## job 7627
==> flow/design.v (excerpt) <==
module motor_ctrl
  #(parameter
    CLK_FREQ = 100_000,
    localparam
    BAND_WIDTH         = 32,
    ONE_ROTATION_PULSE = 630,  
    SAMPLING_RATE      = 100,  
    PWM_PERIOD         = 40,   
    PWM_PERIOD_CYCLE   = (CLK_FREQ / 100_000) * PWM_PERIOD)
   (output logic                  pwm,
    output logic                  dir,
    output logic [BAND_WIDTH-1:0] pulse_width,
    output logic [BAND_WIDTH-1:0] rot_cnt,
    input  logic [31:0]           target_rot_v,
    input  logic [31:0]           p_gain,
    input  logic                  sa,
    input  logic                  sb,
    input  logic                  clk,
    input  logic                  rstn);
   logic [BAND_WIDTH-1:0] pwm_pulse_width;
   pwm_generator #(.BAND_WIDTH(BAND_WIDTH),
                   .PWM_PERIOD_CYCLE(PWM_PERIOD_CYCLE))
   pwm_gen_inst(.width(pwm_pulse_width),
                .pwm(pwm),
                .clk(clk),
                .rstn(rstn));
   rot_encoder #(.BAND_WIDTH(BAND_WIDTH))
   rot_encoder_inst(.sa(sa),
                    .sb(sb),
                    .count(rot_cnt),
                    .clk(clk),
                    .rstn(rstn));
   p_controller #(.BAND_WIDTH(BAND_WIDTH),
  ...
Size: roughly 6000 cells after synthesis, ~310 flip-flops, about 130 I/O pins.
==> flow/config.mk <==
export PLATFORM = sky130hd
export DESIGN_NAME = motor_ctrl
export DESIGN_NICKNAME = motor_ctrl
export VERILOG_FILES = /design/flow/design.v
export SDC_FILE = /design/flow/constraint.sdc
export NUM_CORES = 4
export LEC_CHECK = 0
export CAP_MARGIN = 20
export CELL_PAD_IN_SITES_DETAIL_PLACEMENT = 0
export CORE_ASPECT_RATIO = 1.12
export CORE_MARGIN = 2
export CORE_UTILIZATION = 72
export MIN_ROUTING_LAYER = met1
export PLACE_DENSITY_LB_ADDON = 0.21
export SETUP_SLACK_MARGIN = 1.81
export SLEW_MARGIN = 40
==> flow/constraint.sdc <==
create_clock -name core_clock -period 6.65 [get_ports {clk}]
set_input_delay 1.3300 -clock core_clock [delete_from_list [all_inputs] [get_ports {clk}]]
set_output_delay 1.3300 -clock core_clock [all_outputs]
set_load 0.01 [all_outputs]
run.sh (not shown) runs the stock make flow with config.mk's settings and CLKGATE_MAP_FILE=.
STATUS run=job 7627 STAGES=ALL_DONE FINAL_CHECKS=FAILED CAUSE=negative setup slack
## Diff of input files: job 1185 against job 7627
- SLEW_MARGIN: 40 -> 20
- SETUP_SLACK_MARGIN: 1.81 -> unset
- CORE_ASPECT_RATIO: 1.12 -> unset
- PLACE_DENSITY_LB_ADDON: 0.21 -> unset
- CORE_UTILIZATION: 72 -> 67
- MIN_ROUTING_LAYER: met1 -> unset
- CELL_PAD_IN_SITES_DETAIL_PLACEMENT: 0 -> unset
- the clock period (ns, I/O delays scaled along): 6.65 -> 4.81
Results
- | job 7627 | all stages done | FAIL | negative setup slack |
- Job 1185 finished all stages; however, its layout fails the closing checks, the failures being negative setup slack.
- Changes observed in job 1185 relative to job 7627: minimum hold slack held steady; inverter tally of the final layout excluding the clock network held steady; sequential fraction of total cell area shrank by 0.37 points; via count shrank by 1106; insertion delay of the later-clocked pin in the worst-skew pair grew by 0.03 ns.
- Job 1185 against job 7627: area used by multi-input combinational logic saw little to no change; area added between synthesis and finish increased 3.5 points.
Setup changes, job 1185 to job 8196
- CORE_UTILIZATION now 39, was 67
- PLACE_DENSITY now 0.6, previously not set
- the clock period (ns, I/O delays scaled along) now 8.84, was 4.81
==> results <==
- Of job 1185 and job 8196, only job 8196 finishes the flow clean.
- Job 1185 finished all stages; layout check result: FAIL, due to negative setup slack.
- Job 1185 → job 8196: minimum setup slack in the final design higher, met3 track demand over resource in global routing decreased by 4.7 points relative to the old numbers, filler cell count in the final layout grew by 8383, worst hold slack saw a decrease, total instance count after detailed placement shows an increase of about 4%.
- The worst setup path startpoint comes out p_ctrl_inst.p_gain_r[17] in one run and p_ctrl_inst.p_gain_r[2] in the other, namely in job 8196 and job 1185 respectively.
- Diff job 1185 and job 8196: via count of the routed design lower in job 8196
- Diff job 1185 -> job 8196: period utilization went down by 60 points, total power went down by about 50%.
- Looking at clock skew, job 8196 sits above job 1185.


motor_ctrl again, from the RTL that the note above started with.
==> flow/config.mk <==
export PLATFORM = sky130hd
export DESIGN_NAME = motor_ctrl
export DESIGN_NICKNAME = motor_ctrl
export VERILOG_FILES = /design/flow/design.v
export SDC_FILE = /design/flow/constraint.sdc
export NUM_CORES = 4
export LEC_CHECK = 0
export CAP_MARGIN = 20
export CELL_PAD_IN_SITES_GLOBAL_PLACEMENT = 2
export CORE_MARGIN = 2
export CORE_UTILIZATION = 70
export GPL_TIMING_DRIVEN = 1
export HOLD_SLACK_MARGIN = 0.18
export PLACE_DENSITY_LB_ADDON = 0.01
export SLEW_MARGIN = 40
export TNS_END_PERCENT = 5
==> flow/constraint.sdc <==
create_clock -name core_clock -period 7.84 [get_ports {clk}]
set_input_delay 1.5680 -clock core_clock [delete_from_list [all_inputs] [get_ports {clk}]]
set_output_delay 1.5680 -clock core_clock [all_outputs]
set_load 0.01 [all_outputs]
The baseline never finished: it broke off in global placement without I/O.
==> next run, changes <==
CELL_PAD_IN_SITES_GLOBAL_PLACEMENT = not set   (was 2)
CORE_UTILIZATION = 72   (was 70)
GPL_TIMING_DRIVEN = not set   (was 1)
HOLD_SLACK_MARGIN = not set   (was 0.18)
PLACE_DENSITY = 0.64   (was not set)
PLACE_DENSITY_LB_ADDON = not set   (was 0.01)
SETUP_SLACK_MARGIN = -0.54   (was not set)
SLEW_MARGIN = 20   (was 40)
TNS_END_PERCENT = not set   (was 5)
clock period = 5.51 ns   (was 7.84 ns; I/O delays follow)
After rerunning:
- With this change the flow finished but failed the layout checks on setup timing
- synthesized cell count stays the same
- die size fell by 2.7%
- synthesized area stays the same
==> next run, changes <==
CORE_UTILIZATION = 45   (was 72)
PLACE_DENSITY = 0.6   (was 0.64)
SETUP_SLACK_MARGIN = 1.71   (was -0.54)
clock period = 8.84 ns   (was 5.51 ns; I/O delays follow)
Outcome:
- Now the flow finished clean
- clock-buffer cell count came out lower by 12
- worst setup slack gets better by 3.3 ns
- area after synthesis stays the same
- core utilization came out lower by 33 points
- design area came out lower by a few percent
- wire length came out lower slightly
- sequential share of layout area came out higher by 0.35 points
- cell count came out higher by a few percent
==> next run, changes <==
ABC_AREA = 1   (was not set)
CORE_UTILIZATION = 72   (was 45)
HOLD_SLACK_MARGIN = 0.29   (was not set)
PLACE_DENSITY = not set   (was 0.6)
PLACE_DENSITY_LB_ADDON = 0.12   (was not set)
SETUP_SLACK_MARGIN = 1.36   (was 1.71)
clock period = 4.81 ns   (was 8.84 ns; I/O delays follow)
Effect:
- This time the run failed in global routing
- die area came out lower by about 33%
- synthesized area came out higher by 7.2%
- synthesized cell count came out higher by about 27%
==> next run, changes <==
ABC_AREA = not set   (was 1)
CORE_UTILIZATION = 45   (was 72)
HOLD_SLACK_MARGIN = not set   (was 0.29)
PLACE_DENSITY = 0.6   (was not set)
PLACE_DENSITY_LB_ADDON = not set   (was 0.12)
SETUP_SLACK_MARGIN = not set   (was 1.36)
clock period = 8.84 ns   (was 4.81 ns; I/O delays follow)
=>
- The changed run finished with timing, DRC and antenna clean
- synthesized cell count drops by about 20%
- area after synthesis drops by 6.8%
- die area climbs by 48%


The RTL this note starts from:
==> flow/design.v <==
module rot_encoder
  #(parameter
    BAND_WIDTH = 32)
   (input logic                   sa,
    input logic                   sb,
    output logic [BAND_WIDTH-1:0] count,
    input logic                   clk,
    input logic                   rstn);
   logic [BAND_WIDTH-1:0]         count_r;
   logic [3:0]                    patern;
   logic [1:0]                    sa_q, sb_q;
   always_comb begin
      count  = count_r;
      patern = {sa_q[1], sb_q[1], sa_q[0], sb_q[0]};
   end
   always_ff @(posedge clk) begin
      if(!rstn) begin
         count_r <= 0;
         sa_q    <= 0;
         sb_q    <= 0;
      end
      else begin
         sa_q[1] <= sa_q[0];
         sb_q[1] <= sb_q[0];
         sa_q[0] <= sa;
         sb_q[0] <= sb;
         case(patern)
           4'b0010: count_r <= count_r + 1;
           4'b1011: count_r <= count_r + 1;
           4'b1101: count_r <= count_r + 1;
           4'b0100: count_r <= count_r + 1;
           4'b0001: count_r <= count_r - 1;
           4'b0111: count_r <= count_r - 1;
           4'b1110: count_r <= count_r - 1;
           4'b1000: count_r <= count_r - 1;
           default: count_r <= count_r;
         endcase
      end
   end
endmodule
module pwm_generator
  #(parameter
    BAND_WIDTH       = 32,
    PWM_PERIOD_CYCLE = 1000)
   (input logic [BAND_WIDTH-1:0] width,
    output logic                 pwm,
    input logic                  clk,
    input logic                  rstn);
   logic [BAND_WIDTH-1:0]        count_r;
   always_comb begin
      pwm = (count_r < width) ? 1 : 0;
   end
   always_ff @(posedge clk) begin
      if(!rstn) begin
         count_r <= 0;
      end
      else if(count_r < PWM_PERIOD_CYCLE) begin
         count_r <= count_r + 1;
      end
      else begin
         count_r <= 0;
      end
   end
endmodule
module p_controller
  #(parameter
    BAND_WIDTH         = 32,
    CLK_FREQ           = 100_000_000,
    ONE_ROTATION_PULSE = 630,  
    SAMPLING_RATE      = 100,  
    localparam
    PI_FIXED           = 804,  
    RESOLUTION         = 2 * PI_FIXED * SAMPLING_RATE / ONE_ROTATION_PULSE,
    UPDATE_INTERVAL    = CLK_FREQ / SAMPLING_RATE)
   (input  logic [31:0]           target_rot_v,
    input  logic [31:0]           p_gain,
    input  logic [31:0]           rot_cnt,
    output logic [BAND_WIDTH-1:0] pulse_width,
    input  logic                  clk,
    input  logic                  rstn);
   typedef enum logic [1:0] {STT_GET_ERROR,
                             STT_CALC_TERM,
                             STT_CALC_PULSE,
                             STT_WAIT} p_statetype;
   p_statetype  p_state;
   logic [31:0] cnt_r;
   logic        update_flag;
   logic [31:0] rot_cnt_r;
   logic signed [BAND_WIDTH*2-1:0] pulse_width_r, pulse_width_w;
   logic signed [BAND_WIDTH*2-1:0] rotate_samp_cnt_r;
   logic signed [BAND_WIDTH*2-1:0] error_w;
   logic signed [BAND_WIDTH*2-1:0] error_r, p_error_r;
   logic signed [BAND_WIDTH*2-1:0] p_term_r;
   logic signed [BAND_WIDTH*2-1:0] p_term_w;
   logic [31:0] p_gain_r;
   always_comb begin
      update_flag   = (cnt_r == UPDATE_INTERVAL) ? 1 : 0;
      error_w       = $signed(target_rot_v) - (rotate_samp_cnt_r * $signed(RESOLUTION));
      p_term_w      = ($signed(p_gain_r) * error_r);
      pulse_width_w = pulse_width_r + p_term_r;
      pulse_width   = pulse_width_r;
   end
   always_ff @(posedge clk) begin
      if(!rstn) begin
         p_state           <= STT_WAIT;
         cnt_r             <= 0;
         pulse_width_r     <= 0;
         rotate_samp_cnt_r <= 0;
         rot_cnt_r         <= 0;
         error_r           <= 0;
         p_error_r         <= 0;
         p_term_r          <= 0;
      end
      else begin
         p_gain_r <= p_gain;
         if(update_flag) begin
            cnt_r <= 0;
         end
         else begin
            cnt_r <= cnt_r + 1;
         end
         case(p_state)
           STT_GET_ERROR: begin
              p_error_r <= error_r;
              error_r   <= error_w;
              p_state <= STT_CALC_TERM;
           end
           STT_CALC_TERM: begin
              p_term_r <= p_term_w >>> 16;
              p_state  <= STT_CALC_PULSE;
           end
           STT_CALC_PULSE: begin
              pulse_width_r <= (target_rot_v != 0) ? pulse_width_w : 0;
              p_state       <= STT_WAIT;
           end
           STT_WAIT: begin
              if(update_flag) begin
                 rotate_samp_cnt_r <= $signed(rot_cnt) - $signed(rot_cnt_r);
                 rot_cnt_r         <= rot_cnt;
                 p_state           <= STT_GET_ERROR;
              end
           end
         endcase
      end
   end
endmodule
module motor_ctrl
  #(parameter
    CLK_FREQ = 100_000,
    localparam
    BAND_WIDTH         = 32,
    ONE_ROTATION_PULSE = 630,  
    SAMPLING_RATE      = 100,  
    PWM_PERIOD         = 40,   
    PWM_PERIOD_CYCLE   = (CLK_FREQ / 100_000) * PWM_PERIOD)
   (output logic                  pwm,
    output logic                  dir,
    output logic [BAND_WIDTH-1:0] pulse_width,
    output logic [BAND_WIDTH-1:0] rot_cnt,
    input  logic [31:0]           target_rot_v,
    input  logic [31:0]           p_gain,
    input  logic                  sa,
    input  logic                  sb,
    input  logic                  clk,
    input  logic                  rstn);
   logic [BAND_WIDTH-1:0] pwm_pulse_width;
   pwm_generator #(.BAND_WIDTH(BAND_WIDTH),
                   .PWM_PERIOD_CYCLE(PWM_PERIOD_CYCLE))
   pwm_gen_inst(.width(pwm_pulse_width),
                .pwm(pwm),
                .clk(clk),
                .rstn(rstn));
   rot_encoder #(.BAND_WIDTH(BAND_WIDTH))
   rot_encoder_inst(.sa(sa),
                    .sb(sb),
                    .count(rot_cnt),
                    .clk(clk),
                    .rstn(rstn));
   p_controller #(.BAND_WIDTH(BAND_WIDTH),
                  .CLK_FREQ(CLK_FREQ),
                  .ONE_ROTATION_PULSE(ONE_ROTATION_PULSE),
                  .SAMPLING_RATE(SAMPLING_RATE))
   p_ctrl_inst(.target_rot_v(target_rot_v),
               .p_gain(p_gain),
               .rot_cnt(rot_cnt),
               .pulse_width(pulse_width),
               .clk(clk),
               .rstn(rstn));
   always_comb begin
      dir             = pulse_width[31:31] ? 1'b1 : 1'b0;
      pwm_pulse_width = pulse_width[31:31] ? ~pulse_width : pulse_width;
   end
endmodule
make LEC_CHECK=0 CAP_MARGIN=20 CORE_MARGIN=2 CORE_UTILIZATION=72 PLACE_DENSITY_LB_ADDON=0.0 SETUP_SLACK_MARGIN=1.6 SLEW_MARGIN=20 finish   # period 5.51 ns
The starting point finished with negative setup slack left.
==> next run, changes <==
--- a/flow/config.mk
+++ b/flow/config.mk
@@ -10,4 +10,4 @@
 export CORE_UTILIZATION = 72
-export PLACE_DENSITY_LB_ADDON = 0.0
-export SETUP_SLACK_MARGIN = 1.6
+export PLACE_DENSITY_LB_ADDON = 0.24
+export SETUP_SLACK_MARGIN = -0.36
 export SLEW_MARGIN = 20
==> flow/constraint.sdc (replaced) <==
create_clock -name core_clock -period 6.6 [get_ports {clk}]
set_input_delay 1.3200 -clock core_clock [delete_from_list [all_inputs] [get_ports {clk}]]
set_output_delay 1.3200 -clock core_clock [all_outputs]
set_load 0.01 [all_outputs]
Effect: The new run completed, yet does not pass: negative setup slack; wire length shrinks by 5.7%; hold slack gains 0.0038 ns; worst setup slack gains 0.93 ns; clock skew hardly moves; clock-buffer cell count grows by 6.
==> next run, changes <==
--- a/flow/config.mk
+++ b/flow/config.mk
@@ -7,2 +7,3 @@
 export LEC_CHECK = 0
+export ABC_AREA = 0
 export CAP_MARGIN = 20
@@ -10,4 +11,5 @@
 export CORE_UTILIZATION = 72
-export PLACE_DENSITY_LB_ADDON = 0.24
-export SETUP_SLACK_MARGIN = -0.36
+export HOLD_SLACK_MARGIN = 0.29
+export PLACE_DENSITY = 0.35
+export SETUP_SLACK_MARGIN = 1.36
 export SLEW_MARGIN = 20
==> flow/constraint.sdc (replaced) <==
create_clock -name core_clock -period 4.81 [get_ports {clk}]
set_input_delay 0.9620 -clock core_clock [delete_from_list [all_inputs] [get_ports {clk}]]
set_output_delay 0.9620 -clock core_clock [all_outputs]
set_load 0.01 [all_outputs]
Result: The changed run finished but fails on negative setup slack. Worst hold slack hardly moves. First-iteration DRC count grows by 5.6%. Power grows by 50%. Die area is unchanged.
Power figures rest on the tool's default switching activity, not on a simulated workload.
